==> inputs of build 49 <==
==> flow/design.v (excerpt) <==
module sdram_logger (
    input         clk,           
    input         rst_n,         
    input  [23:0] timestamp,     
    input  [79:0] geig_data,     
    input  [79:0] mag_data,      
    input         next_byte,     
    input  [15:0] sdram_dq_in,   
    output [15:0] sdram_dq_out,  
    output        sdram_dq_oe,   
    output [12:0] sdram_a,
    output [1:0]  sdram_ba,
    output        sdram_clk_en,
    output        sdram_cke,
    output        sdram_cs,
    output        sdram_ras,
    output        sdram_cas,
    output        sdram_we,
    output        sdram_dqml,
    output        sdram_dqmu,
    output [7:0]  byte_out       
);
clock: 14.0 ns
lec_check: 0
abc_area: 0
cap_margin: 5
core_aspect_ratio: 0.96
core_margin: 2
core_utilization: 40
cts_cluster_diameter: 202
cts_cluster_size: 13
max_routing_layer: met4
slew_margin: 20
tns_end_percent: 40
run.sh (not shown) runs the stock make flow with config.mk's settings and CLKGATE_MAP_FILE=.
==> trial 21 (differences from build 49) <==
ABC_AREA = unset   (was 0)
CAP_MARGIN = 0   (was 5)
CORE_ASPECT_RATIO = unset   (was 0.96)
CORE_UTILIZATION = 71   (was 40)
CTS_CLUSTER_DIAMETER = 29   (was 202)
CTS_CLUSTER_SIZE = 34   (was 13)
MAX_ROUTING_LAYER = unset   (was met4)
SETUP_SLACK_MARGIN = 2.11   (was unset)
TNS_END_PERCENT = 5   (was 40)
==> flow/constraint.sdc (replaced) <==
create_clock -name core_clock -period 7.25 [get_ports {clk}]
set_input_delay 1.4500 -clock core_clock [delete_from_list [all_inputs] [get_ports {clk}]]
set_output_delay 1.4500 -clock core_clock [all_outputs]
set_load 0.01 [all_outputs]
==> node_exporter_impl.prom <==
# HELP chip_impl_metric Metrics from one implementation run
# TYPE chip_impl_metric gauge
chip_impl_info{name="dominant_power_group",value="sequential cells"} 1
chip_impl_metric{name="area.combinational",unit="um2"} 14400
chip_impl_metric{name="fill_cell_total_of_the_finished_layout",unit=""} 7671
chip_impl_metric{name="cts.clk_slew.worst_paths",unit="ns"} 0.05
chip_impl_metric{name="dp.cells",unit=""} 4303
chip_impl_metric{name="share_clk_of_total_power",unit="%"} 35.9
chip_impl_metric{name="drt_wl_total",unit="mm"} 96.2
chip_impl_metric{name="warning_count",unit=""} 55
chip_impl_metric{name="pin_count_of_the_biggest_net_entering_global_routing",unit=""} 114
chip_impl_info{name="status",value="no timing/DRC/antenna violations"} 1
chip_impl_info{name="timing.rr.end",value="read_buffer_0.buffer_a[9]"} 1
chip_impl_info{name="hold-path-endpoint",value="sdram_interface_0.pwr_stabalize"} 1
chip_impl_metric{name="p_total",unit="W"} 0.00421
chip_impl_metric{name="clockBufferCount",unit=""} 102
chip_impl_metric{name="logic_gates",unit=""} 2123
chip_impl_metric{name="taps",unit=""} 1102
Source of the figures above: build 49

==> node_exporter_impl.prom <==
# HELP chip_impl_metric Yosys and OpenROAD flow results
# TYPE chip_impl_metric gauge
chip_impl_info{name="status",value="stopped before the end"} 1
chip_impl_info{name="outcome.stop_stage",value="global routing (5_1_grt)"} 1
chip_impl_metric{name="synth-area-yosys",unit="um2"} 33500
chip_impl_metric{name="core",unit="um2"} 46600
chip_impl_metric{name="fp-row-count",unit=""} 79
chip_impl_metric{name="post-cts-setup-buffers",unit=""} 8
chip_impl_metric{name="synth.cellmix.adderShare",unit="%"} 1.68
chip_impl_metric{name="synth-edff-count",unit=""} 241
chip_impl_metric{name="dp.cells",unit=""} 3877
chip_impl_info{name="ys_top_cells_by_area",value="edfxtp_1 22%, dfrtp_1 20%, dfrtn_1 11%"} 1
chip_impl_info{name="post_synth_most_frequent_cells",value="288 x o21ai_0, 272 x dfrtp_1, 268 x nand2_1"} 1
Source of the figures above: trial 21


* * *

==> 07-28 <==
Starting RTL as in the previous note.
make LEC_CHECK=0 ABC_AREA=0 CAP_MARGIN=20 CELL_PAD_IN_SITES_DETAIL_PLACEMENT=1 CELL_PAD_IN_SITES_GLOBAL_PLACEMENT=0 CORE_ASPECT_RATIO=0.92 CORE_MARGIN=2 CORE_UTILIZATION=40 CTS_CLUSTER_SIZE=87 GPL_ROUTABILITY_DRIVEN=0 MAX_ROUTING_LAYER=met5 MIN_ROUTING_LAYER=met2 PLACE_DENSITY=0.47 SETUP_SLACK_MARGIN=1.56 SLEW_MARGIN=20 TNS_END_PERCENT=40 finish   # period 7.76 ns
==> 07-12: changes against 07-28 <==
- ABC_AREA: 0 -> 1
- CAP_MARGIN: 20 -> 5
- CORE_ASPECT_RATIO: 0.92 -> 1.21
- CORE_MARGIN: 2 -> 5
- MAX_ROUTING_LAYER: met5 -> met4
- MIN_ROUTING_LAYER: met2 -> met1
- SLEW_MARGIN: 20 -> 10
- TNS_END_PERCENT: 40 -> 5
==> comparison table <==
|  | 07-28 | 07-12 |
|---|---|---|
| Run status | complete, but fails checks | no timing/DRC/antenna violations |
| Reasons for failing layout checks | negative setup slack | - |
| Startpoint of the worst register-to-register path | memory_controller_0.cmd_out[1]$_DFF_PN0_ | memory_controller_0.next_read$_DFFE_PN0P_ |
| Post-route cell area | 43600 µm² | 40400 µm² |
| Portion of total power attributed to sequential cells | 44.3% | 45.1% |
| IR Drop Worst-Case VDD | 0.000150 V | 0.000152 V |
| Number of distinct library cells after synthesis | 98 | 73 |
| N_taps | 1081 | 1062 |
| Combinational gate count | 2123 | 2568 |
| Layout-stage area growth over the synthesis result | 30.1% | 21.9% |
| Worst slew slack as a fraction of its limit | 27.1% | 34.8% |
| Worst-margin pin slew | 1090 ps | 979 ps |
| Die boundary width | 306 µm | 272 µm |
| Crit path setup slack, layout | -324 ps | 340 ps |

* * *

==> harbor: inputs <==
sdram_logger again, from the RTL that the note above started with.
Settings: LEC_CHECK=0, CAP_MARGIN=15, CORE_MARGIN=2, CORE_UTILIZATION=71, CTS_CLUSTER_DIAMETER=29, CTS_CLUSTER_SIZE=33, HOLD_SLACK_MARGIN=-0.08, SETUP_SLACK_MARGIN=0.95, SLEW_MARGIN=20; clock period 7.25 ns.
==> inputs of violet, as changes to harbor <==
Settings changed: CORE_UTILIZATION 71 to 70, HOLD_SLACK_MARGIN -0.08 to default, SETUP_SLACK_MARGIN 0.95 to 1.92.
==> inputs of cedar, as changes to harbor <==
Settings changed: CAP_MARGIN 15 to 20, CORE_UTILIZATION 71 to 66, CTS_CLUSTER_DIAMETER 29 to 388, CTS_CLUSTER_SIZE 33 to default, HOLD_SLACK_MARGIN -0.08 to default, PLACE_DENSITY from default to 0.35, SETUP_SLACK_MARGIN 0.95 to default.
==> flow/constraint.sdc (replaced) <==
create_clock -name core_clock -period 7.29 [get_ports {clk}]
set_input_delay 1.4580 -clock core_clock [delete_from_list [all_inputs] [get_ports {clk}]]
set_output_delay 1.4580 -clock core_clock [all_outputs]
set_load 0.01 [all_outputs]
==> comparison table <==
metric                                                 violet                                       harbor                                        cedar
Number of nets in the layout                                -                                         3754                                         3610
Tally of non-filler cells in the final layout               -                                         4235                                         4094
Hold-critical path depth                                    -                                            1                                            1
Status                                         did not finish                              failed layout checks                         failed layout checks
Last stage reached                             global routing                                            -                                            -
Reasons for failing layout checks                           -                         negative setup slack                         negative setup slack
Hold-critical path endpoint                                 -  sdram_interface_0.pwr_stabalize$_DFFE_NN0P_  sdram_interface_0.pwr_stabalize$_DFFE_NN0P_
Delay of the slowest critical-path stage                    -                                       560 ps                                       530 ps
Launching element type of the critical path                 -                                primary input                                primary input
Arrival time at the worst endpoint                          -                                      4530 ps                                      4280 ps
Proportion of cell area occupied by registers               -                                        0.409                                        0.449
Number of sequential cells                                  -                                          662                                          662
Worst Clk Skew                                              -                                      89.3 ps                                      70.9 ps
Layout clock buffer count                                   -                                          172                                          110
Synth-to-layout area growth                                 -                                        29.8%                                        18.3%
H-tree levels                                               4                                            4                                            3
Die outline height                                223 microns                                  221 microns                                  229 microns
Placeable core region                            0.0474 sq mm                                 0.0466 sq mm                                 0.0501 sq mm

* * *

==> job 6867: inputs <==
sdram_logger again, from the RTL that the note above started with.
clock: 7.29 ns
lec_check: 0
cap_margin: 15
core_margin: 2
core_utilization: 72
cts_cluster_diameter: 27
cts_cluster_size: 35
hold_slack_margin: -0.09
setup_slack_margin: 0.38
slew_margin: 20
tns_end_percent: 100
==> job 7561: changes against job 6867 <==
CAP_MARGIN = 20   (was 15)
CORE_UTILIZATION = 67   (was 72)
CTS_CLUSTER_DIAMETER = 400   (was 27)
CTS_CLUSTER_SIZE = default   (was 35)
HOLD_SLACK_MARGIN = default   (was -0.09)
PLACE_DENSITY = 0.39   (was default)
SETUP_SLACK_MARGIN = default   (was 0.38)
TNS_END_PERCENT = default   (was 100)
==> job 9492: changes against job 6867 <==
CELL_PAD_IN_SITES_DETAIL_PLACEMENT = 2   (was default)
CORE_UTILIZATION = 40   (was 72)
CTS_CLUSTER_DIAMETER = default   (was 27)
CTS_CLUSTER_SIZE = default   (was 35)
GPL_ROUTABILITY_DRIVEN = 0   (was default)
GPL_TIMING_DRIVEN = 0   (was default)
HOLD_SLACK_MARGIN = default   (was -0.09)
SETUP_SLACK_MARGIN = 4.07   (was 0.38)
TNS_END_PERCENT = default   (was 100)
==> flow/constraint.sdc (replaced) <==
create_clock -name core_clock -period 14.0 [get_ports {clk}]
set_input_delay 2.8000 -clock core_clock [delete_from_list [all_inputs] [get_ports {clk}]]
set_output_delay 2.8000 -clock core_clock [all_outputs]
set_load 0.01 [all_outputs]
==> qor summary <==
quantity                                                                           job 9492         job 7561         job 6867
Global-route track usage on met2                                                      66.5%            58.8%            78.8%
Number of nets in the final layout                                                     3785             3610             3691
WP buf/inv                                                                                5                2                3
Fraction of standard cell area that is sequential                                     42.0%            45.0%            41.6%
Number of antenna violations at the first check in global routing                        35                7               16
Final worst hold slack                                                               496 ps           421 ps           428 ps
Global-route wire length before repair                                               247 mm           149 mm           183 mm
Height of the die                                                                    293 µm           228 µm           220 µm
GR Layer Usage met3                                                                   10.5%            10.4%            18.4%
Outcome                                                             complete, no violations  failed layout checks  failed layout checks
Layout check failures                                                                     -     setup timing     setup timing
Clock latency of the later-clocked register in the worst-skew pair                   740 ps           640 ps           750 ps
Worst-case vdd ir drop                                                              80.6 µV           217 µV           339 µV
Clock tree skew after final layout                                                   106 ps          73.9 ps          90.9 ps
Number of cells on the worst hold path                                                    2                1                1
Portion of total power attributed to sequential cells                                 42.2%            48.3%            34.7%
Total length of routed met2 wires                                                   90.7 mm          45.4 mm          57.5 mm
Setup slack after placement                                                          444 ps         -1250 ps         -1230 ps
Max-slew headroom at the worst pin                                                    16.3%            30.3%            6.66%
Combinational gate area                                                          0.0151 mm²       0.0146 mm²       0.0149 mm²

* * *

==> inputs of job 2337 <==
sdram_logger again, from the RTL that the note above started with.
Settings: LEC_CHECK=0, CAP_MARGIN=15, CELL_PAD_IN_SITES_DETAIL_PLACEMENT=0, CELL_PAD_IN_SITES_GLOBAL_PLACEMENT=1, CORE_ASPECT_RATIO=1.51, CORE_MARGIN=9, CORE_UTILIZATION=40, GPL_ROUTABILITY_DRIVEN=0, GPL_TIMING_DRIVEN=0, PLACE_DENSITY_LB_ADDON=0.28, SLEW_MARGIN=20, TNS_END_PERCENT=50; clock period 12.9 ns.
==> job 9590: changes against job 2337 <==
Settings changed: ABC_AREA set to 0, CAP_MARGIN 15 to 10, CELL_PAD_IN_SITES_GLOBAL_PLACEMENT 1 to 0, CORE_ASPECT_RATIO 1.51 to 0.92, CORE_MARGIN 9 to 2, CORE_UTILIZATION 40 to 69, CTS_CLUSTER_SIZE set to 37, GPL_TIMING_DRIVEN 0 to not set, HOLD_SLACK_MARGIN set to 0.28, MAX_ROUTING_LAYER set to met5, PLACE_DENSITY_LB_ADDON 0.28 to not set, TNS_END_PERCENT 50 to not set.
==> flow/constraint.sdc (replaced) <==
create_clock -name core_clock -period 6.42 [get_ports {clk}]
set_input_delay 1.2840 -clock core_clock [delete_from_list [all_inputs] [get_ports {clk}]]
set_output_delay 1.2840 -clock core_clock [all_outputs]
set_load 0.01 [all_outputs]
==> qor summary <==
quantity	job 2337	job 9590
Biggest cell delay along the critical path	0.58 ns	0.61 ns
Outcome	complete, no violations	finished with violations
Layout check failures	-	negative setup slack
Core Box Area	0.08248 mm²	0.04798 mm²
Slowest stage cell on the critical path	sky130_fd_sc_hd__nor4_1	sky130_fd_sc_hd__or4_4
Initial core utilization	0.4058	0.6976
Combinational share of power	0.116	0.114
Nonclk buf count	446	426
DRC violation total after the first TritonRoute iteration	1627	3742
Routed length per placed instance	23.68 µm	23.79 µm
Sum of routed wire segments on met1	40360 µm	39540 µm
Final net count	3681	3659
Global-route wire length before repair	162200 µm	149600 µm
Fraction of power consumed by sequential logic	0.471	0.472
CTS buffer count	70	68
Internal Dissipation	3.764 mW	7.710 mW
Finished Layout Cells	4604	4104
Total power	5.060 mW	10.16 mW
Standby leakage power	16.30 nW	16.90 nW
Setup violation total in the final timing report	0	11
Tap Count	1113	632
All-layer global routing usage	0.2259	0.3884
Worst reg2reg path startpoint	write_address_traversal_0.current_count[0]	sdram_interface_0.read_counter[1]
Least-Margin Pin Slew	1.044 ns	0.9714 ns
Final WS setup	0.3135 ns	-0.3736 ns
Startpoint of the most critical setup path	timestamp[15]	timestamp[19]
Logic depth of the worst register-to-register path	9	33
Clock-cell share of area	0.05913	0.05929

* * *

==> v24 <==
sdram_logger again, from the RTL that the note above started with.
clock: 7.29 ns
lec_check: 0
cap_margin: 15
core_margin: 2
core_utilization: 72
cts_cluster_diameter: 27
cts_cluster_size: 35
setup_slack_margin: 0.38
slew_margin: 20
==> inputs of v9, as changes to v24 <==
CAP_MARGIN = 20   (was 15)
CORE_UTILIZATION = 40   (was 72)
CTS_CLUSTER_DIAMETER = not set   (was 27)
CTS_CLUSTER_SIZE = not set   (was 35)
SETUP_SLACK_MARGIN = not set   (was 0.38)
==> flow/constraint.sdc (replaced) <==
create_clock -name core_clock -period 14.3 [get_ports {clk}]
set_input_delay 2.8600 -clock core_clock [delete_from_list [all_inputs] [get_ports {clk}]]
set_output_delay 2.8600 -clock core_clock [all_outputs]
set_load 0.01 [all_outputs]
==> run summary <==
Implementation numbers.

- The number of clock buffers in the layout is 183.
- The final-layout clock-cell area share is 11.8%.
- In the final report, the number of endpoints failing setup comes to 5.
- The run did not pass the layout checks because of setup timing.
- The main power-consuming group is clock.
- The endpoint of the worst register-to-register path is read_buffer_0.buffer_a[10].
- In this run, flip-flops and latches consume 34.7% of the power.
- The area of the core region is around 46000 sq um.
- In the detailed route, the total length drawn on met3 is 20200 microns.
- According to the tapcell log, the count of inserted taps is 607.
- The final critical-path setup slack is -0.128 ns.
- The flow ran to the end, but the layout failed its checks.
-- figures above: v24

==> run summary <==
Implementation numbers.

- Endpoints with negative setup slack in the final report add up to 0.
- The run finished with no timing, DRC or antenna violations.
- The endpoint of the worst register-to-register path is read_buffer_0.buffer_a[13].
- The well tap count is 1080.
- The routed design uses 5970 microns of met3 wire.
- The final-layout clock-cell area share is 6.97%.
- The power report attributes to the sequential group a share of 45.2%.
-- figures above: v9


* * *

==> nickel: inputs <==
sdram_logger again, from the RTL that the note above started with.
export LEC_CHECK = 0
export CAP_MARGIN = 20
export CELL_PAD_IN_SITES_GLOBAL_PLACEMENT = 2
export CORE_MARGIN = 2
export CORE_UTILIZATION = 24
export GPL_ROUTABILITY_DRIVEN = 1
export MAX_ROUTING_LAYER = met4
export MIN_ROUTING_LAYER = met1
export PLACE_DENSITY_LB_ADDON = 0.15
export SETUP_SLACK_MARGIN = 2.74
export SLEW_MARGIN = 15
export TNS_END_PERCENT = 15
create_clock -name core_clock -period 11.1 [get_ports {clk}]
==> willow (differences from nickel) <==
==> flow/config.mk (replaced) <==
export PLATFORM = sky130hd
export DESIGN_NAME = sdram_logger
export DESIGN_NICKNAME = sdram_logger
export VERILOG_FILES = /design/flow/design.v
export SDC_FILE = /design/flow/constraint.sdc
export NUM_CORES = 4
export LEC_CHECK = 0
export ABC_AREA = 0
export CAP_MARGIN = 20
export CORE_ASPECT_RATIO = 0.76
export CORE_MARGIN = 7
export CORE_UTILIZATION = 35
export CTS_CLUSTER_DIAMETER = 265
export CTS_CLUSTER_SIZE = 23
export GPL_ROUTABILITY_DRIVEN = 1
export MAX_ROUTING_LAYER = met4
export PLACE_DENSITY = 0.47
export SLEW_MARGIN = 20
==> flow/constraint.sdc (replaced) <==
create_clock -name core_clock -period 19.8 [get_ports {clk}]
set_input_delay 3.9600 -clock core_clock [delete_from_list [all_inputs] [get_ports {clk}]]
set_output_delay 3.9600 -clock core_clock [all_outputs]
set_load 0.01 [all_outputs]
==> indigo (differences from nickel) <==
==> flow/config.mk (replaced) <==
export PLATFORM = sky130hd
export DESIGN_NAME = sdram_logger
export DESIGN_NICKNAME = sdram_logger
export VERILOG_FILES = /design/flow/design.v
export SDC_FILE = /design/flow/constraint.sdc
export NUM_CORES = 4
export LEC_CHECK = 0
export CAP_MARGIN = 20
export CORE_MARGIN = 2
export CORE_UTILIZATION = 71
export CTS_CLUSTER_SIZE = 36
export SLEW_MARGIN = 20
==> flow/constraint.sdc (replaced) <==
create_clock -name core_clock -period 10.6 [get_ports {clk}]
set_input_delay 2.1200 -clock core_clock [delete_from_list [all_inputs] [get_ports {clk}]]
set_output_delay 2.1200 -clock core_clock [all_outputs]
set_load 0.01 [all_outputs]
==> onyx (differences from nickel) <==
==> flow/config.mk (replaced) <==
export PLATFORM = sky130hd
export DESIGN_NAME = sdram_logger
export DESIGN_NICKNAME = sdram_logger
export VERILOG_FILES = /design/flow/design.v
export SDC_FILE = /design/flow/constraint.sdc
export NUM_CORES = 4
export LEC_CHECK = 0
export CAP_MARGIN = 20
export CELL_PAD_IN_SITES_DETAIL_PLACEMENT = 2
export CORE_MARGIN = 2
export CORE_UTILIZATION = 40
export GPL_ROUTABILITY_DRIVEN = 0
export SLEW_MARGIN = 20
==> flow/constraint.sdc (replaced) <==
create_clock -name core_clock -period 14.0 [get_ports {clk}]
set_input_delay 2.8000 -clock core_clock [delete_from_list [all_inputs] [get_ports {clk}]]
set_output_delay 2.8000 -clock core_clock [all_outputs]
set_load 0.01 [all_outputs]
==> results <==
| item | onyx | willow | indigo | nickel |
|---|---|---|---|---|
| Result of the run | no timing/DRC/antenna violations | no timing/DRC/antenna violations | no timing/DRC/antenna violations | no timing/DRC/antenna violations |
| Highest metal layer with signal wires | met5 | met4 | met4 | met4 |
| Switch share | 0.277 | 0.266 | 0.254 | 0.256 |
| Die Size | 86000 um2 | 105000 um2 | 48900 um2 | 142000 um2 |
| Register clock-pin slew on the reported worst setup and hold paths | 0.04 ns | 0.08 ns | 0.05 ns | 0.04 ns |
| Final core utilization | 0.474 | 0.403 | 0.831 | 0.299 |
| Register share of the cell area | 0.450 | 0.467 | 0.459 | 0.427 |
| WHS | 0.450 ns | 0.429 ns | 0.442 ns | 0.458 ns |
| Logic area | 14400 um2 | 14400 um2 | 14400 um2 | 14600 um2 |
| Source-to-sink clock delay at the later pin of the worst-skew pair | 0.70 ns | 0.64 ns | 0.65 ns | 0.71 ns |
| Number of diodes | 8 | 4 | 3 | 8 |
| Final Instance Count excl. Fillers | 4429 | 4511 | 3968 | 5310 |
| Slowest cell on crit path | or4_1 | or4_1 | or4_1 | or4_4 |
Power figures rest on the tool's default switching activity, not on a simulated workload.
